==> flow/design.v <==
module cordicMagPh
   #(parameter integer N        = 13,  
     parameter integer XY_WIDTH = 18)  
    (input  wire                           clk,
     input  wire                           reset,    
     input  wire                           st,       
     input  wire signed [XY_WIDTH - 1 : 0] xin,      
     input  wire signed [XY_WIDTH - 1 : 0] yin,      
     output reg                            rdy,      
     output wire        [XY_WIDTH - 1 : 0] mag,      
     output wire signed [XY_WIDTH + 1 : 0] ph);      
    localparam integer N_WIDTH = $clog2(N);
    reg signed [XY_WIDTH + 1 : 0] x, y, z;
    reg        [N_WIDTH  - 1 : 0] ni;       
    reg                           qrt;      
    wire signed [XY_WIDTH + 1 : 0] xShift, yShift;
    wire        [XY_WIDTH - 2 : 0] atan;
    reg  signed [XY_WIDTH + 1 : 0] zCnv;
    reg          [XY_WIDTH : 0] a;
    reg  [2 * XY_WIDTH - 1 : 0] r;
    localparam [1 : 0] ST0 = 2'd0, ST1 = 2'd1, ST2 = 2'd2, ST3 = 2'd3;
    reg [1 : 0] state;
    localparam integer PKG_WIDTH = XY_WIDTH + 1;
    function [63:0] atanLUTlong;
        input integer i;
        begin
            case (i)
                0: atanLUTlong = 64'd2305843009213693952;
                1: atanLUTlong = 64'd1361218612134873344;
                2: atanLUTlong = 64'd719230530580881024;
                3: atanLUTlong = 64'd365092647525521984;
                4: atanLUTlong = 64'd183254791493294816;
                5: atanLUTlong = 64'd91716730292036224;
                6: atanLUTlong = 64'd45869556482713136;
                7: atanLUTlong = 64'd22936177926750896;
                8: atanLUTlong = 64'd11468263948075832;
                9: atanLUTlong = 64'd5734153847876408;
                10: atanLUTlong = 64'd2867079658191484;
                11: atanLUTlong = 64'd1433540170878135;
                12: atanLUTlong = 64'd716770128161890;
                13: atanLUTlong = 64'd358385069421298;
                14: atanLUTlong = 64'd179192535378193;
                15: atanLUTlong = 64'd89596267772540;
                16: atanLUTlong = 64'd44798133896700;
                17: atanLUTlong = 64'd22399066949654;
                18: atanLUTlong = 64'd11199533474990;
                19: atanLUTlong = 64'd5599766737515;
                20: atanLUTlong = 64'd2799883368760;
                21: atanLUTlong = 64'd1399941684380;
                22: atanLUTlong = 64'd699970842190;
                23: atanLUTlong = 64'd349985421095;
                24: atanLUTlong = 64'd174992710548;
                25: atanLUTlong = 64'd87496355274;
                26: atanLUTlong = 64'd43748177637;
                27: atanLUTlong = 64'd21874088818;
                28: atanLUTlong = 64'd10937044409;
                29: atanLUTlong = 64'd5468522205;
                30: atanLUTlong = 64'd2734261102;
                31: atanLUTlong = 64'd1367130551;
                32: atanLUTlong = 64'd683565276;
                33: atanLUTlong = 64'd341782638;
                34: atanLUTlong = 64'd170891319;
                35: atanLUTlong = 64'd85445659;
                36: atanLUTlong = 64'd42722830;
                37: atanLUTlong = 64'd21361415;
                38: atanLUTlong = 64'd10680707;
                39: atanLUTlong = 64'd5340354;
                40: atanLUTlong = 64'd2670177;
                41: atanLUTlong = 64'd1335088;
                42: atanLUTlong = 64'd667544;
                43: atanLUTlong = 64'd333772;
                44: atanLUTlong = 64'd166886;
                45: atanLUTlong = 64'd83443;
                46: atanLUTlong = 64'd41722;
                47: atanLUTlong = 64'd20861;
                48: atanLUTlong = 64'd10430;
                49: atanLUTlong = 64'd5215;
                50: atanLUTlong = 64'd2608;
                51: atanLUTlong = 64'd1304;
                52: atanLUTlong = 64'd652;
                53: atanLUTlong = 64'd326;
                54: atanLUTlong = 64'd163;
                55: atanLUTlong = 64'd81;
                56: atanLUTlong = 64'd41;
                57: atanLUTlong = 64'd20;
                58: atanLUTlong = 64'd10;
                59: atanLUTlong = 64'd5;
                60: atanLUTlong = 64'd3;
                61: atanLUTlong = 64'd1;
                62: atanLUTlong = 64'd1;
                63: atanLUTlong = 64'd0;
                default: atanLUTlong = 64'd0;
            endcase
        end
    endfunction
    function [63:0] coefdLUTlong;
        input integer i;
        begin
            case (i)
                0: coefdLUTlong = 64'd3260954456333195264;
                1: coefdLUTlong = 64'd2916686334356757504;
                2: coefdLUTlong = 64'd2829601372552588288;
                3: coefdLUTlong = 64'd2807750841902562304;
                4: coefdLUTlong = 64'd2802282967498353152;
                5: coefdLUTlong = 64'd2800915666627739136;
                6: coefdLUTlong = 64'd2800573820569637376;
                7: coefdLUTlong = 64'd2800488357751430656;
                8: coefdLUTlong = 64'd2800466991965381120;
                9: coefdLUTlong = 64'd2800461650513774592;
                10: coefdLUTlong = 64'd2800460315150554624;
                11: coefdLUTlong = 64'd2800459981309729792;
                12: coefdLUTlong = 64'd2800459897849522176;
                13: coefdLUTlong = 64'd2800459876984470016;
                14: coefdLUTlong = 64'd2800459871768206848;
                15: coefdLUTlong = 64'd2800459870464141312;
                16: coefdLUTlong = 64'd2800459870138124800;
                17: coefdLUTlong = 64'd2800459870056620544;
                18: coefdLUTlong = 64'd2800459870036244480;
                19: coefdLUTlong = 64'd2800459870031150592;
                20: coefdLUTlong = 64'd2800459870029877248;
                21: coefdLUTlong = 64'd2800459870029558784;
                22: coefdLUTlong = 64'd2800459870029479424;
                23: coefdLUTlong = 64'd2800459870029459456;
                24: coefdLUTlong = 64'd2800459870029454336;
                25: coefdLUTlong = 64'd2800459870029453312;
                default: coefdLUTlong = 64'd0;
            endcase
        end
    endfunction
    localparam integer COEFD_LUT_LONG_SIZE = 26;
    function [PKG_WIDTH - 3 : 0] atanLUTshort;
        input integer i;
        reg [63 : 0] v;
        begin
            v = atanLUTlong(i);
            atanLUTshort = v[61 -: PKG_WIDTH - 2];
        end
    endfunction
    function [PKG_WIDTH - 3 : 0] coefdInit;
        input integer dummy;
        reg [63 : 0] v;
        begin
            if (N - 1 > COEFD_LUT_LONG_SIZE - 1)
                v = coefdLUTlong(COEFD_LUT_LONG_SIZE - 1);
            else
                v = coefdLUTlong(N - 1);
            coefdInit = v[61 -: PKG_WIDTH - 2];
        end
    endfunction
    localparam [PKG_WIDTH - 3 : 0] coefd = coefdInit(0);
    function [PKG_WIDTH - 1 : 0] signalSaturate;
        input [PKG_WIDTH - 1 : 0] x;
        begin
            if (x[PKG_WIDTH - 1 : PKG_WIDTH - 2] == 2'b01) begin
                signalSaturate = {2'b01, {(PKG_WIDTH - 2){1'b0}}};
            end else if (x[PKG_WIDTH - 1 : PKG_WIDTH - 2] == 2'b10) begin
                signalSaturate = {2'b11, {(PKG_WIDTH - 2){1'b0}}};
            end else begin
                signalSaturate = x;
            end
        end
    endfunction
    always @(posedge clk or posedge reset)
    if (reset) begin
        rdy   <= 1'b0;
        x     <= {(XY_WIDTH + 2){1'b0}};
        y     <= {(XY_WIDTH + 2){1'b0}};
        z     <= {(XY_WIDTH + 2){1'b0}};
        ni    <= {N_WIDTH{1'b0}};
        qrt   <= 1'b0;
        state <= ST0;
    end else begin
        if (st) begin  
            rdy <= 1'b0;
            ni  <= {N_WIDTH{1'b0}};  
            if (xin < 0) begin
                x   <= -xin;
                qrt <= 1'b1;
            end else begin  
                x   <= xin;
                qrt <= 1'b0;
            end
            y <= yin;
            state <= ST1;
        end else begin
            case (state)
                ST0: begin
                    rdy <= 1'b1;
                end
                ST1: begin
                    if (y == 0) begin  
                        rdy <= 1'b1;
                        if (~qrt) begin  
                            z <= {(XY_WIDTH + 2){1'b0}};
                        end else begin
                            z <= {2'b01, {XY_WIDTH{1'b0}}};  
                        end
                        state <= ST0;  
                    end else begin  
                        if (y < 0) begin
                            x <= x - y;
                            y <= y + x;
                            z <= -atan;
                        end else begin
                            x <= x + y;
                            y <= y - x;
                            z <= atan;
                        end
                        ni    <= ni + 1'd1;
                        state <= ST2;
                    end
                end
                ST2: begin
                    if (y < 0) begin
                        x <= x - yShift;
                        y <= y + xShift;
                        z <= z - atan;
                    end else begin  
                        x <= x + yShift;
                        y <= y - xShift;
                        z <= z + atan;
                    end
                    if (ni < N - 1) begin  
                        ni    <= ni + 1'd1;
                        state <= ST2;
                    end else begin
                        ni    <= {N_WIDTH{1'b0}};
                        state <= ST3;
                    end
                end
                ST3: begin
                    rdy   <= 1'b1;
                    x     <= {1'b0, r[2 * XY_WIDTH - 1 : XY_WIDTH - 1]};
                    z     <= zCnv;
                    state <= ST0;
                end
            endcase
        end
    end
    assign xShift = x >>> ni;
    assign yShift = y >>> ni;
    assign atan   = atanLUTshort(ni);
    always @(*) begin
        if (x >= 0) begin
            a = x[XY_WIDTH : 0];
        end else begin
            a = {(XY_WIDTH + 1){1'b0}};
        end
        r = a * coefd;
    end
    always @(*) begin
        zCnv = {z[XY_WIDTH + 1], signalSaturate(z[XY_WIDTH : 0])};
        if (~qrt) begin  
            zCnv = zCnv;
        end else begin     
            if (zCnv >= 0) begin
                zCnv = {2'b01, {XY_WIDTH{1'b0}}} - zCnv;  
            end else begin
                zCnv = {2'b11, {XY_WIDTH{1'b0}}} - zCnv;  
            end
        end
    end
    assign mag = x[XY_WIDTH - 1 : 0];
    assign ph  = z;
endmodule
export LEC_CHECK = 0
export CAP_MARGIN = 0
export CORE_ASPECT_RATIO = 0.83
export CORE_MARGIN = 2
export CORE_UTILIZATION = 72
export CTS_CLUSTER_DIAMETER = 374
export CTS_CLUSTER_SIZE = 83
export GPL_TIMING_DRIVEN = 1
export PLACE_DENSITY_LB_ADDON = 0.06
export SETUP_SLACK_MARGIN = -0.57
export SLEW_MARGIN = 25
export TNS_END_PERCENT = 100
create_clock -name core_clock -period 5.75 [get_ports {clk}]
run.sh (not shown) runs the stock make flow with config.mk's settings and CLKGATE_MAP_FILE=.
The starting point finished with negative setup slack left.
Edit:
==> flow/config.mk (replaced) <==
export PLATFORM = sky130hd
export DESIGN_NAME = cordicMagPh
export DESIGN_NICKNAME = cordicMagPh
export VERILOG_FILES = /design/flow/design.v
export SDC_FILE = /design/flow/constraint.sdc
export NUM_CORES = 4
export LEC_CHECK = 0
export CAP_MARGIN = 0
export CORE_ASPECT_RATIO = 0.91
export CORE_MARGIN = 2
export CORE_UTILIZATION = 72
export CTS_CLUSTER_DIAMETER = 364
export CTS_CLUSTER_SIZE = 83
export GPL_TIMING_DRIVEN = 1
export PLACE_DENSITY = 0.77
export SETUP_SLACK_MARGIN = -1.1
export SLEW_MARGIN = 0
==> flow/constraint.sdc (replaced) <==
create_clock -name core_clock -period 11.4 [get_ports {clk}]
set_input_delay 2.2800 -clock core_clock [delete_from_list [all_inputs] [get_ports {clk}]]
set_output_delay 2.2800 -clock core_clock [all_outputs]
set_load 0.01 [all_outputs]
=> This time the run went through all stages and came out clean. Hold slack gets worse by 69 ps. Cell count goes down by 5.1%. Core utilization fell by 7.1 points. Synthesized cell count stays the same. Wire length fell by 8.8%. Non-clock buffer count is lower by 163. Worst setup slack improves by 3900 ps. Cell area is lower by 7.8%.
Edit:
==> flow/config.mk (replaced) <==
export PLATFORM = sky130hd
export DESIGN_NAME = cordicMagPh
export DESIGN_NICKNAME = cordicMagPh
export VERILOG_FILES = /design/flow/design.v
export SDC_FILE = /design/flow/constraint.sdc
export NUM_CORES = 4
export LEC_CHECK = 0
export CAP_MARGIN = 0
export CORE_ASPECT_RATIO = 0.83
export CORE_MARGIN = 2
export CORE_UTILIZATION = 72
export CTS_CLUSTER_SIZE = 49
export GPL_TIMING_DRIVEN = 1
export PLACE_DENSITY_LB_ADDON = 0.01
export SLEW_MARGIN = 20
export TNS_END_PERCENT = 5
==> flow/constraint.sdc (replaced) <==
create_clock -name core_clock -period 5.89 [get_ports {clk}]
set_input_delay 1.1780 -clock core_clock [delete_from_list [all_inputs] [get_ports {clk}]]
set_output_delay 1.1780 -clock core_clock [all_outputs]
set_load 0.01 [all_outputs]
- This time the run completed and failed the layout checks on negative setup slack
- worst hold slack gets better by 23 ps
- setup slack loses 3400 ps
- synthesized cell count does not change
- design area rose by a few percent
- global-route usage went up by 1.1 points


Setup of green:
Starts from the design.v that is shown in full above.
export LEC_CHECK = 0
export CAP_MARGIN = 0
export CORE_ASPECT_RATIO = 0.94
export CORE_MARGIN = 2
export CORE_UTILIZATION = 72
export CTS_CLUSTER_DIAMETER = 262
export CTS_CLUSTER_SIZE = 58
export PLACE_DENSITY_LB_ADDON = 0.01
export SLEW_MARGIN = 20
create_clock -name core_clock -period 6.51 [get_ports {clk}]
In green the implementation ran to completion but is not tape-out ready, as the final checks report setup timing.
Setup changes, green to red
==> flow/config.mk <==
export PLATFORM = sky130hd
export DESIGN_NAME = cordicMagPh
export DESIGN_NICKNAME = cordicMagPh
export VERILOG_FILES = /design/flow/design.v
export SDC_FILE = /design/flow/constraint.sdc
export NUM_CORES = 4
export LEC_CHECK = 0
export CAP_MARGIN = 20
export CORE_MARGIN = 2
export CORE_UTILIZATION = 40
export SLEW_MARGIN = 20
==> flow/constraint.sdc <==
create_clock -name core_clock -period 6.03 [get_ports {clk}]
set_input_delay 1.2060 -clock core_clock [delete_from_list [all_inputs] [get_ports {clk}]]
set_output_delay 1.2060 -clock core_clock [all_outputs]
set_load 0.01 [all_outputs]
### Flow results
- red: flow complete, layout not clean; failing: setup timing
- Per the comparison of red with green, largest net degree at the start of global routing decreased by 14 relative to the old numbers, placed instance area increased by 4.4% relative to the old numbers, minimum period implied by the final worst setup slack decreased by 0.31 ns relative to the old numbers.
- Per the comparison of red with green, number of nets in the layout up 2.4%; hold violation count in the final report roughly the same; count of cells along the worst register-to-register path now sits lower.
- Compared with green, red shows a higher area growth from synthesis to layout.
- Row count: red vs green up about 40%


RTL: the design.v shown in full above, as it stands there.
==> flow/config.mk <==
export PLATFORM = sky130hd
export DESIGN_NAME = cordicMagPh
export DESIGN_NICKNAME = cordicMagPh
export VERILOG_FILES = /design/flow/design.v
export SDC_FILE = /design/flow/constraint.sdc
export NUM_CORES = 4
export LEC_CHECK = 0
export CAP_MARGIN = 20
export CORE_MARGIN = 2
export CORE_UTILIZATION = 69
export CTS_CLUSTER_DIAMETER = 304
export CTS_CLUSTER_SIZE = 100
export SLEW_MARGIN = 20
==> flow/constraint.sdc <==
create_clock -name core_clock -period 5.71 [get_ports {clk}]
set_input_delay 1.1420 -clock core_clock [delete_from_list [all_inputs] [get_ports {clk}]]
set_output_delay 1.1420 -clock core_clock [all_outputs]
set_load 0.01 [all_outputs]
The first run reached the layout checks and failed them: setup timing.
Change:
ABC_AREA = 1   (was unset)
PLACE_DENSITY = 0.36   (was unset)
clock period = 4.56 ns   (was 5.71 ns; I/O delays follow)
Outcome: The changed run completed and failed the layout checks on setup timing; via count increases by 24%; global-route usage increases by 2.1 points; critical path depth decreases by 4; cell area increases by 10%; non-clock buffer count increases by 71; setup slack gets worse by 0.44 ns; wire length increases by 15%; die area increases by 7.4%; fmax increases by 12%.
Change:
CORE_UTILIZATION = 66   (was 69)
CTS_CLUSTER_DIAMETER = unset   (was 304)
CTS_CLUSTER_SIZE = 96   (was 100)
PLACE_DENSITY = unset   (was 0.36)
clock period = 9.76 ns   (was 4.56 ns; I/O delays follow)
- With this change the flow finished with timing, DRC and antenna clean
- fmax drops by about a fifth
- global-route usage drops by 2.1 points
- sequential cell count does not change
- wire length drops slightly
- worst setup slack improves by 3.8 ns
- register-to-register slack improves by 3.8 ns
- non-clock buffer count drops by 243


// cordicMagPh: RTL as listed in full above, without the edits since
==> flow/config.mk <==
export PLATFORM = sky130hd
export DESIGN_NAME = cordicMagPh
export DESIGN_NICKNAME = cordicMagPh
export VERILOG_FILES = /design/flow/design.v
export SDC_FILE = /design/flow/constraint.sdc
export NUM_CORES = 4
export LEC_CHECK = 0
export CAP_MARGIN = 0
export CORE_ASPECT_RATIO = 0.83
export CORE_MARGIN = 2
export CORE_UTILIZATION = 72
export CTS_CLUSTER_DIAMETER = 374
export CTS_CLUSTER_SIZE = 83
export GPL_TIMING_DRIVEN = 1
export PLACE_DENSITY_LB_ADDON = 0.06
export SETUP_SLACK_MARGIN = -0.57
export SLEW_MARGIN = 25
export TNS_END_PERCENT = 5
==> flow/constraint.sdc <==
create_clock -name core_clock -period 5.82 [get_ports {clk}]
set_input_delay 1.1640 -clock core_clock [delete_from_list [all_inputs] [get_ports {clk}]]
set_output_delay 1.1640 -clock core_clock [all_outputs]
set_load 0.01 [all_outputs]
The starting point reached the layout checks and failed them: setup timing.
Rerun with:
==> flow/config.mk (replaced) <==
export PLATFORM = sky130hd
export DESIGN_NAME = cordicMagPh
export DESIGN_NICKNAME = cordicMagPh
export VERILOG_FILES = /design/flow/design.v
export SDC_FILE = /design/flow/constraint.sdc
export NUM_CORES = 4
export LEC_CHECK = 0
export CAP_MARGIN = 0
export CORE_ASPECT_RATIO = 0.91
export CORE_MARGIN = 2
export CORE_UTILIZATION = 72
export CTS_CLUSTER_DIAMETER = 364
export CTS_CLUSTER_SIZE = 83
export GPL_TIMING_DRIVEN = 1
export PLACE_DENSITY = 0.77
export SETUP_SLACK_MARGIN = 3.28
export SLEW_MARGIN = 0
==> flow/constraint.sdc (replaced) <==
create_clock -name core_clock -period 11.4 [get_ports {clk}]
set_input_delay 2.2800 -clock core_clock [delete_from_list [all_inputs] [get_ports {clk}]]
set_output_delay 2.2800 -clock core_clock [all_outputs]
set_load 0.01 [all_outputs]
What happened: The changed run ran to the end with no violations; global-route usage decreases by 2.1 points; flip-flop count is unchanged; die area stays flat; non-clock buffer count drops by 143.
Rerun with:
==> flow/config.mk (replaced) <==
export PLATFORM = sky130hd
export DESIGN_NAME = cordicMagPh
export DESIGN_NICKNAME = cordicMagPh
export VERILOG_FILES = /design/flow/design.v
export SDC_FILE = /design/flow/constraint.sdc
export NUM_CORES = 4
export LEC_CHECK = 0
export ABC_AREA = 0
export CAP_MARGIN = 10
export CELL_PAD_IN_SITES_DETAIL_PLACEMENT = 1
export CORE_ASPECT_RATIO = 0.83
export CORE_MARGIN = 2
export CORE_UTILIZATION = 35
export CTS_CLUSTER_SIZE = 83
export GPL_ROUTABILITY_DRIVEN = 0
export GPL_TIMING_DRIVEN = 1
export MAX_ROUTING_LAYER = met4
export MIN_ROUTING_LAYER = met2
export PLACE_DENSITY_LB_ADDON = 0.22
export SETUP_SLACK_MARGIN = 0.2
export SLEW_MARGIN = 0
export TNS_END_PERCENT = 70
The changed run completed with no timing, DRC or antenna violations.
Cell area came out higher by about 2.3%.
Maximum frequency came out lower by 2.1%.
Core utilization went down by 39 points.
Via count grows by about 33%.
Cell count grows by 14%.
Synthesized area is unchanged.
Hold slack is better by 0.012 ns.
Sequential share of layout area went down by 0.21 points.
Rerun with:
==> flow/config.mk (replaced) <==
export PLATFORM = sky130hd
export DESIGN_NAME = cordicMagPh
export DESIGN_NICKNAME = cordicMagPh
export VERILOG_FILES = /design/flow/design.v
export SDC_FILE = /design/flow/constraint.sdc
export NUM_CORES = 4
export LEC_CHECK = 0
export CAP_MARGIN = 0
export CORE_ASPECT_RATIO = 1.91
export CORE_MARGIN = 2
export CORE_UTILIZATION = 69
export CTS_CLUSTER_DIAMETER = 266
export CTS_CLUSTER_SIZE = 100
export GPL_TIMING_DRIVEN = 0
export PLACE_DENSITY_LB_ADDON = 0.22
export SLEW_MARGIN = 0
export TNS_END_PERCENT = 5
Now the flow died in global routing.
Synthesized cell count does not change.
Die size is lower by 48%.
Area after synthesis is unchanged.
Rerun with:
==> flow/config.mk (replaced) <==
export PLATFORM = sky130hd
export DESIGN_NAME = cordicMagPh
export DESIGN_NICKNAME = cordicMagPh
export VERILOG_FILES = /design/flow/design.v
export SDC_FILE = /design/flow/constraint.sdc
export NUM_CORES = 4
export LEC_CHECK = 0
export CAP_MARGIN = 0
export CORE_ASPECT_RATIO = 0.83
export CORE_MARGIN = 2
export CORE_UTILIZATION = 72
export CTS_CLUSTER_SIZE = 83
export GPL_TIMING_DRIVEN = 1
export PLACE_DENSITY_LB_ADDON = 0.22
export SLEW_MARGIN = 20
export TNS_END_PERCENT = 5
==> flow/constraint.sdc (replaced) <==
create_clock -name core_clock -period 5.89 [get_ports {clk}]
set_input_delay 1.1780 -clock core_clock [delete_from_list [all_inputs] [get_ports {clk}]]
set_output_delay 1.1780 -clock core_clock [all_outputs]
set_load 0.01 [all_outputs]
After rerunning: The changed run finished with setup timing left; synthesized area stays the same; die area falls by a few percent; synthesized cell count does not change.
Rerun with:
==> flow/config.mk (replaced) <==
export PLATFORM = sky130hd
export DESIGN_NAME = cordicMagPh
export DESIGN_NICKNAME = cordicMagPh
export VERILOG_FILES = /design/flow/design.v
export SDC_FILE = /design/flow/constraint.sdc
export NUM_CORES = 4
export LEC_CHECK = 0
export CAP_MARGIN = 20
export CORE_MARGIN = 2
export CORE_UTILIZATION = 57
export SLEW_MARGIN = 20
==> flow/constraint.sdc (replaced) <==
create_clock -name core_clock -period 7.59 [get_ports {clk}]
set_input_delay 1.5180 -clock core_clock [delete_from_list [all_inputs] [get_ports {clk}]]
set_output_delay 1.5180 -clock core_clock [all_outputs]
set_load 0.01 [all_outputs]
=> With this change the flow finished clean; final cell count barely changes; count of clock-buffer cells in the layout does not change; worst setup slack gets better by 0.95 ns; via count fell by 6.6%; final area fell by 4.2%; sequential cell count does not change; clock skew hardly moves.
